Design top, start of the top module:
module top(
        clk, reset, up, down, hsync, vsync, rgb, pmod_switch, pause_switch,
         MISO, SW, SS, MOSI, SCLK, LED, an, seg
    );
     input clk;
     input reset;
     input up;
     input down;
     input pmod_switch;
     input pause_switch;
     output hsync;
     output vsync;
     output [11:0] rgb;
     input MISO;					 
     input [2:0] SW;             
     output SS;                     
     output MOSI;                 
     output SCLK;                 
     output [2:0] LED;			 
     output [3:0] an;			 
     output [6:0] seg;             
     wire w_reset, w_up, w_down, w_vid_on, w_p_tick;
     wire [9:0] w_x, w_y;
     reg [11:0] rgb_reg;
     wire [11:0] rgb_next;
     wire SS;						 
     wire MOSI;                     
     wire SCLK;                     
     reg [2:0] LED;                 
     wire [3:0] an;                 
     wire [6:0] seg;             
     wire [7:0] sndData;
     wire sndRec;
     wire [39:0] jstkData;
     wire [9:0] posData;
     wire score;
     wire [3:0] dig0, dig1, dig2, dig3;
     reg d_inc, d_clr;
     PmodJSTK PmodJSTK_Int(
             .CLK(clk),
             .RST(reset),
             .sndRec(sndRec),
             .DIN(sndData),
             .MISO(MISO),
             .SS(SS),
  ...
Size in the first run: roughly 1,900 cells after synthesis, roughly 260 flip-flops, about 41 I/O pins.
make LEC_CHECK=0 ABC_AREA=1 CAP_MARGIN=35 CELL_PAD_IN_SITES_DETAIL_PLACEMENT=0 CORE_MARGIN=2 CORE_UTILIZATION=72 GPL_ROUTABILITY_DRIVEN=0 GPL_TIMING_DRIVEN=1 MIN_ROUTING_LAYER=met1 PLACE_DENSITY=0.63 SLEW_MARGIN=0 finish   # period 2.95 ns
run.sh (not shown) runs the stock make flow with config.mk's settings and CLKGATE_MAP_FILE=.
The starting point reached the layout checks and failed them: negative setup slack.
Next try:
- ABC_AREA: 1 -> not set
- PLACE_DENSITY: 0.63 -> not set
- SETUP_SLACK_MARGIN: not set -> -0.43
- clock period: 2.95 -> 5.6 ns (I/O delays scaled with it)
Result: The changed run finished with timing, DRC and antenna clean; total power came out lower by 46%; wire length went down by 10%; clock skew decreases by 0.017 ns; die area is lower by 0.87%; global-route usage decreases by 2.0 points; clock power drops by 44%; worst hold slack gets worse by 0.0080 ns; via count came out lower by 12%; cell area came out lower by 5.0%; sequential share of layout area went up by 1.7 points.

========
## exp/delta
Starting RTL as in the previous note.
Settings: LEC_CHECK=0, ABC_AREA=1, CAP_MARGIN=20, CORE_MARGIN=2, CORE_UTILIZATION=72, CTS_CLUSTER_SIZE=100, PLACE_DENSITY=0.35, SETUP_SLACK_MARGIN=0.46, SLEW_MARGIN=20; clock period 2.9 ns.
exp/delta completed end to end; final checks failed (setup timing).
Edits applied to the flow inputs when going from exp/delta to exp/willow:
- putting CTS_CLUSTER_DIAMETER at 207 where nothing was set
- clearing PLACE_DENSITY, which used to be 0.35
- swapping 72 for 70 in CORE_UTILIZATION
- clearing CTS_CLUSTER_SIZE, which used to be 100
- clearing SETUP_SLACK_MARGIN, which used to be 0.46
- swapping 2.9 for 2.99 in the clock period (ns, I/O delays scaled along)
==> comparison <==
Compared with exp/delta, exp/willow shows global-route usage lower by 4.7 points. Taking exp/delta as the reference point, the floorplan-stage core utilization of exp/willow falls by 1.2 points. Compared with exp/delta, maximum clock frequency in exp/willow increased by a little under 10%. From exp/delta to exp/willow, flip-flop count did not move at all. exp/willow completed end to end with timing, DRC and antenna clean.

========
== before ==
top again, from the RTL that the note above started with.
Settings: LEC_CHECK=0, CAP_MARGIN=20, CORE_MARGIN=2, CORE_UTILIZATION=50, CTS_CLUSTER_SIZE=95, SLEW_MARGIN=20; clock period 6.15 ns.
before: no failed stages, no open violations at the end
Modified inputs, after compared to before
- clearing CTS_CLUSTER_SIZE, which used to be 95
- putting MAX_ROUTING_LAYER at met4 where nothing was set
- swapping 50 for 20 in CORE_UTILIZATION
- swapping 6.15 for 10.0 in the clock period (ns, I/O delays scaled along)
## What came out
Diff after and before: sequential group power higher in before. Sort after and before by share of the clock period used by the worst path after layout desc -> top: before. In after, maximum clock skew at final layout is lower than in before. Sort after and before by relative contribution of sequential cells to total power asc -> top: after. As far as number of instances in the synthesized netlist goes, before and after are indistinguishable; the numbers are identical. As far as worst hold slack is concerned, after and before perform about the same. In the flow results for after and before, the total CTS buffers is larger on after. In after, the sequential share of layout area came out 1.6 points below the value in before. Looking at die boundary width, after sits 57% higher than before does. Relative to before, slew at the pin closest to its max-slew limit decreased by 62 ps in after.

========
== run 1 ==
top again, from the RTL that the note above started with.
make LEC_CHECK=0 ABC_AREA=1 CAP_MARGIN=20 CORE_MARGIN=2 CORE_UTILIZATION=69 CTS_CLUSTER_DIAMETER=54 PLACE_DENSITY_LB_ADDON=0.29 SETUP_SLACK_MARGIN=0.76 SLEW_MARGIN=20 finish   # period 6.62 ns
Run 1 | stages: all done | timing, DRC, antenna: all pass
For run 2, these inputs were changed with respect to run 1:
Settings: a deleted SETUP_SLACK_MARGIN that had been 0.76; a deleted PLACE_DENSITY_LB_ADDON that had been 0.29; a deleted CTS_CLUSTER_DIAMETER that had been 54; a deleted ABC_AREA that had been 1; a change of CORE_UTILIZATION from 69 to 40; a change of the clock period (ns, I/O delays scaled along) from 6.62 to 5.88.
### Flow results
- Relative to run 1, the per-instance average area after synthesis of run 2 is higher by 1.3 sq um.
- Compared with run 1, run 2 shows a lower post-synthesis cell count.
- Cmp run 2 and run 1 / arrival time of the worst setup path / higher: run 2
- Compared to run 1, the routing of run 2 uses less wire.
- Run 2 vs. run 1: worst reg2reg path depth now smaller; total routing usage reported by global routing now smaller; die area went up; final instance area about even.
diff inputs: run 2 => run 3
Settings: CORE_UTILIZATION changed from 40 to 69; SETUP_SLACK_MARGIN newly set to 0.76; CTS_CLUSTER_DIAMETER newly set to 54; the clock period (ns, I/O delays scaled along) changed from 5.88 to 7.06.
Notes after the runs:
Design area, run 2 and run 3, lower one = run 3.
Changes observed in run 3 relative to run 2: vertical die size decreased 23%; later-pin clock latency in the skew report closely matched the old numbers; first-iteration DRC count now larger.
In run 3, relative slew slack is lower than in run 2.
Switching share of total power: run 3 vs run 2 down 0.35 points
Setup changes, run 3 to run 4
Settings: ABC_AREA: unset -> 1; CTS_CLUSTER_DIAMETER: 54 -> unset; SETUP_SLACK_MARGIN: 0.76 -> 0.46; CORE_UTILIZATION: 69 -> 72; the clock period (ns, I/O delays scaled along): 7.06 -> 3.11.
## What came out
Run 4 ended with less number of filler cells placed in the layout than run 3. Compared with run 3, run 4 shows a higher routed wire length. Run 3 has a lower post-synthesis share of cell area spent on and, or, nand and nor gates than run 4. Per the comparison of run 4 with run 3, area taken by flip-flops and latches increased 0.40%; cell area reported after detailed placement increased about 3.4%; clock share of power decreased 2.7 points; row count decreased 1.9%.
For run 5, these inputs were changed with respect to run 4:
Settings: an added PLACE_DENSITY of 0.37; a change of SETUP_SLACK_MARGIN from 0.46 to -0.15; a change of the clock period (ns, I/O delays scaled along) from 3.11 to 2.84.
## What came out
- [flow] run 5 | stages: complete | final checks: fail | reason: setup timing
- On area added between synthesis and finish: run 5 sits below run 4.
- Changes observed in run 5 relative to run 4: logic depth of the worst path, buffers included essentially unchanged; final critical-path required period increased 0.067 ns.
- Global-route wire length before repair grows by a few percent when moving from run 4 to run 5.
- Compared with run 4, final weighted congestion in routability-driven placement in run 5 increased slightly.
- Changes observed in run 5 relative to run 4: clock network power went up 12%, design area lower.
- Clock share of power, run 5 and run 4: smaller value in run 4
- Routed wire length essentially unchanged between run 5 and run 4.
--- input diff run 5..run 6 ---
Settings: clearing ABC_AREA, which used to be 1; clearing PLACE_DENSITY, which used to be 0.37; swapping 72 for 17 in CORE_UTILIZATION; clearing SETUP_SLACK_MARGIN, which used to be -0.15; swapping 2.84 for 13.7 in the clock period (ns, I/O delays scaled along).
## What came out
Run 6 reports a lower floorplan net count than run 5 does.
Run 6 closes out successfully: all stages finished, all timing, DRC and antenna checks passed.
Run 6: cell total in the yosys stat output is 303 lower than what run 5 reported.
Run 6 against run 5: final tally of max-slew violations held steady; number of tap instances now larger; post-synthesis chip area from yosys lost 0.89%; setup clock skew after layout higher; critical path depth shows a reduction of 15.
Relative to run 5, the chip area measured on run 6 has increased by more than 100%.
The lower final cell utilization of the core of run 6 and run 5 is in run 6.
Reported for run 6 and run 5, DRC violation count after routing turned out identical to the last digit.
Relative to run 5, the flop-to-flop setup slack of run 6 is higher by 9.32 ns.

========
run A:
top again, from the RTL that the note above started with.
## top
module top(
        clk, reset, up, down, hsync, vsync, rgb, pmod_switch, pause_switch,
         MISO, SW, SS, MOSI, SCLK, LED, an, seg
    );
     input clk;
     input reset;
     input up;
     input down;
     input pmod_switch;
     input pause_switch;
     output hsync;
     output vsync;
     output [11:0] rgb;
     input MISO;					 
     input [2:0] SW;             
     output SS;                     
     output MOSI;                 
     output SCLK;                 
     output [2:0] LED;			 
     output [3:0] an;			 
     output [6:0] seg;             
     wire w_reset, w_up, w_down, w_vid_on, w_p_tick;
     wire [9:0] w_x, w_y;
     reg [11:0] rgb_reg;
     wire [11:0] rgb_next;
     wire SS;						 
     wire MOSI;                     
     wire SCLK;                     
     reg [2:0] LED;                 
     wire [3:0] an;                 
     wire [6:0] seg;             
     wire [7:0] sndData;
     wire sndRec;
     wire [39:0] jstkData;
     wire [9:0] posData;
     wire score;
     wire [3:0] dig0, dig1, dig2, dig3;
     reg d_inc, d_clr;
     PmodJSTK PmodJSTK_Int(
             .CLK(clk),
             .RST(reset),
             .sndRec(sndRec),
             .DIN(sndData),
             .MISO(MISO),
             .SS(SS),
             .SCLK(SCLK),
             .MOSI(MOSI),
             .DOUT(jstkData)
                 );
      clk5Hz genSndRec(
             .CLK(clk),
             .RST(reset),
             .CLKOUT(sndRec)
     );
      assign posData = {jstkData[25:24], jstkData[39:32]};
  ...
==> flow/config.mk <==
export PLATFORM = sky130hd
export DESIGN_NAME = top
export DESIGN_NICKNAME = top
export VERILOG_FILES = /design/flow/design.v
export SDC_FILE = /design/flow/constraint.sdc
export NUM_CORES = 4
export LEC_CHECK = 0
export ABC_AREA = 1
export CAP_MARGIN = 20
export CORE_MARGIN = 2
export CORE_UTILIZATION = 70
export CTS_CLUSTER_DIAMETER = 207
export CTS_CLUSTER_SIZE = 15
export SETUP_SLACK_MARGIN = 0.35
export SLEW_MARGIN = 20
==> flow/constraint.sdc <==
create_clock -name core_clock -period 2.84 [get_ports {clk}]
set_input_delay 0.5680 -clock core_clock [delete_from_list [all_inputs] [get_ports {clk}]]
set_output_delay 0.5680 -clock core_clock [all_outputs]
set_load 0.01 [all_outputs]
Run A completed end to end; final checks failed (setup timing).
--- input diff run A..run B ---
Settings: a deleted CTS_CLUSTER_DIAMETER that had been 207; a change of SETUP_SLACK_MARGIN from 0.35 to 0.5; an added PLACE_DENSITY of 0.74; a change of the clock period (ns, I/O delays scaled along) from 2.84 to 3.48.
## What came out
- Across run A and run B, a clean result was obtained everywhere but in run A.
- Total routed wirelength (lower): run B
- Synthesized area per cell of run A is on par with run B.
- Summary of run B over run A: clock period minus worst slack rose 0.056 ns, tally of filler cells in the layout rose 42, highest achievable clock rate fell about 1.9%.
- Going from run A to run B, count of clock-buffer cells in the layout grows by 11.
- Sort run A and run B by post-placement cell area desc -> top: run A
--- input diff run B..run C ---
Settings: CORE_UTILIZATION changed from 70 to 72; CTS_CLUSTER_DIAMETER newly set to 366; SETUP_SLACK_MARGIN changed from 0.5 to 0.27; HOLD_SLACK_MARGIN newly set to 0.3; the clock period (ns, I/O delays scaled along) changed from 3.48 to 2.84.
Findings:
In run C, global-route usage is higher than in run B. Utilization for run C is higher than for run B. [compare] base=run B new=run C: chip area shrank by about 2.7%, core region area shrank by 320 um2, cell area grew by about 1.4%. In the tables for run B and run C, average wire per cell in the routed design reads lower with run C. Post-placement worst setup slack: run C vs run B down 0.34 ns. Non-clock buffer count, run B and run C: smaller value in run B. | run C | all stages done | FAIL | setup timing |. Run B has lower total setup violations reported at the end of the flow than run C.
#### Input delta (run D over run C)
Settings: CORE_UTILIZATION: 72 -> 64; PLACE_DENSITY: 0.74 -> unset; CTS_CLUSTER_SIZE: 15 -> unset; SETUP_SLACK_MARGIN: 0.27 -> unset; HOLD_SLACK_MARGIN: 0.3 -> unset; ABC_AREA: 1 -> unset; CTS_CLUSTER_DIAMETER: 366 -> unset; the clock period (ns, I/O delays scaled along): 2.84 -> 5.14.
Notes after the runs:
Run D did not stop at any stage, and its layout met the timing, DRC and antenna checks.
Compared with run C, run D is more frugal on power.
Switching power share of the total: run C and run D compared, lower one is run D
The higher global-route track usage on met2 of run C and run D is in run C.
Row total placed cells including tap cells: run D lower / run C higher

========
Starting RTL as in the previous note.
## top
module top(
        clk, reset, up, down, hsync, vsync, rgb, pmod_switch, pause_switch,
         MISO, SW, SS, MOSI, SCLK, LED, an, seg
    );
     input clk;
     input reset;
     input up;
     input down;
     input pmod_switch;
     input pause_switch;
     output hsync;
     output vsync;
     output [11:0] rgb;
     input MISO;					 
     input [2:0] SW;             
     output SS;                     
     output MOSI;                 
     output SCLK;                 
     output [2:0] LED;			 
     output [3:0] an;			 
     output [6:0] seg;             
     wire w_reset, w_up, w_down, w_vid_on, w_p_tick;
     wire [9:0] w_x, w_y;
     reg [11:0] rgb_reg;
     wire [11:0] rgb_next;
     wire SS;						 
     wire MOSI;                     
     wire SCLK;                     
     reg [2:0] LED;                 
     wire [3:0] an;                 
     wire [6:0] seg;             
     wire [7:0] sndData;
     wire sndRec;
     wire [39:0] jstkData;
     wire [9:0] posData;
     wire score;
     wire [3:0] dig0, dig1, dig2, dig3;
     reg d_inc, d_clr;
     PmodJSTK PmodJSTK_Int(
             .CLK(clk),
             .RST(reset),
             .sndRec(sndRec),
             .DIN(sndData),
             .MISO(MISO),
             .SS(SS),
             .SCLK(SCLK),
             .MOSI(MOSI),
             .DOUT(jstkData)
                 );
      clk5Hz genSndRec(
             .CLK(clk),
             .RST(reset),
             .CLKOUT(sndRec)
     );
      assign posData = {jstkData[25:24], jstkData[39:32]};
      assign sndData = {8'b100000, {SW[1], SW[2]}};
      always @(*) begin
              if(reset == 1'b1) begin
                      LED = 3'b000;
              end
              else begin
                      LED = {jstkData[1], {jstkData[2], jstkData[0]}};
              end
      end
     VGAdriver vga(.clk(clk), .reset(w_reset), .video_on(w_vid_on), .hsync(hsync), .vsync(vsync), .p_tick(w_p_tick), .x(w_x), .y(w_y));
  ...
export LEC_CHECK = 0
export ABC_AREA = 1
export CAP_MARGIN = 0
export CELL_PAD_IN_SITES_DETAIL_PLACEMENT = 0
export CORE_MARGIN = 2
export CORE_UTILIZATION = 72
export GPL_ROUTABILITY_DRIVEN = 0
export GPL_TIMING_DRIVEN = 1
export MIN_ROUTING_LAYER = met1
export PLACE_DENSITY = 0.63
export SETUP_SLACK_MARGIN = 0.39
export SLEW_MARGIN = 40
create_clock -name core_clock -period 2.95 [get_ports {clk}]
The starting point finished but failed the layout checks on setup timing.
Then changed:
Settings changed: ABC_AREA 1 to default, CAP_MARGIN 0 to 35, PLACE_DENSITY 0.63 to 0.38, SETUP_SLACK_MARGIN 0.39 to default, SLEW_MARGIN 40 to 0.
Clock period 2.95 ns to 7.53 ns, I/O delays scaled along.
Effect:
- Now the flow finished clean
- wire length goes down by 14%
- sequential share of layout area goes up by 2.4 points
- total power goes down by about 60%
- worst setup slack improved by 3.1 ns
- clock power goes down by 60%

========
Setup of job 101:
Starting RTL as in the previous note.
Settings: LEC_CHECK=0, CAP_MARGIN=20, CORE_MARGIN=2, CORE_UTILIZATION=72, CTS_CLUSTER_DIAMETER=54, PLACE_DENSITY=0.35, SETUP_SLACK_MARGIN=-0.55, SLEW_MARGIN=20; clock period 7.06 ns.
Edits applied to the flow inputs when going from job 101 to job 102:
Settings: SETUP_SLACK_MARGIN: -0.55 -> unset; CTS_CLUSTER_DIAMETER: 54 -> unset; PLACE_DENSITY: 0.35 -> unset; ABC_AREA: unset -> 1; PLACE_DENSITY_LB_ADDON: unset -> 0.29; the clock period (ns, I/O delays scaled along): 7.06 -> 2.84.
Nothing crashed in job 102 and all stages finished; the problem is that the final layout failed, the offending checks being negative setup slack. Count of buffers inserted at the top-level ports essentially unchanged between job 101 and job 102. Min slack of the critical path across job 101 and job 102: job 102. [compare] base=job 101 new=job 102: number of filler cells placed in the layout dropped 92; count of clock-net buffers in the final layout climbed 2; final cell count without fillers climbed 21%. Job 102 ended up with gs.r_dig0[2] as its termination of the worst setup path; job 101 ended up with rgb_reg[9]. Taking job 101 as the reference, in job 102 combinational gate count went up about 13%, sequential share of layout area went down 1.8 points, final instance area went up about 6%, minimum period implied by the final worst setup slack went down 1270 ps, maximum number of pins on one net before global-route repair went down 54. Comparing job 101 against job 102, there is no change at all in worst hold path depth.
> inputs changed (job 102 -> job 103)
Settings: CORE_UTILIZATION changed from 72 to 40; PLACE_DENSITY_LB_ADDON removed (was 0.29); ABC_AREA removed (was 1); the clock period (ns, I/O delays scaled along) changed from 2.84 to 5.12.
Findings:
Job 102 and job 103: one clean run, job 103; the rest did not finish clean. Run comparison: job 102 cell type of the slowest stage on the worst timing path sky130_fd_sc_hd__dfxtp_4; job 103 cell type of the slowest stage on the worst timing path sky130_fd_sc_hd__dfxtp_1. Job 103 has final critical-path required period above what job 102 had. As far as number of levels in the clock H-tree goes, job 102 and job 103 are indistinguishable; the numbers are identical. The average routed wire per standard cell in job 103 was lower than what job 102 gave. Number of clock buffers in the layout, job 103 and job 102: larger value in job 103. Lower overall power consumption among job 103 and job 102: job 103. Job 103 — final area 4.2% lower, job 102 as reference. Of job 103 and job 102, job 102 shows the higher post-synthesis chip area from yosys, with job 103 below it. Diff job 102 -> job 103: core occupancy in the finished layout has decreased, maximum operating frequency has decreased, fraction of power consumed by combinational cells has decreased, global-route met3 utilization has decreased.
What job 104 does differently from job 103 at the input level:
Settings: swapping 40 for 72 in CORE_UTILIZATION; putting PLACE_DENSITY at 0.38 where nothing was set; putting ABC_AREA at 1 where nothing was set; swapping 5.12 for 2.84 in the clock period (ns, I/O delays scaled along).
Findings:
Job 104 finished all stages; however, its layout fails the closing checks, the failures being negative setup slack.
Summary of job 104 over job 103: count of placed standard cells including taps shows an increase of 186; Yosys chip area shows an increase of 130 µm²; critical path depth shows an increase of 5.
Compared with job 103, job 104 shows synthesized area that has gone up slightly.
[job 104 vs job 103] final cell count: higher in job 104
Job 103 was smaller in final cell area than job 104.
Power figures rest on the tool's default switching activity, not on a simulated workload.
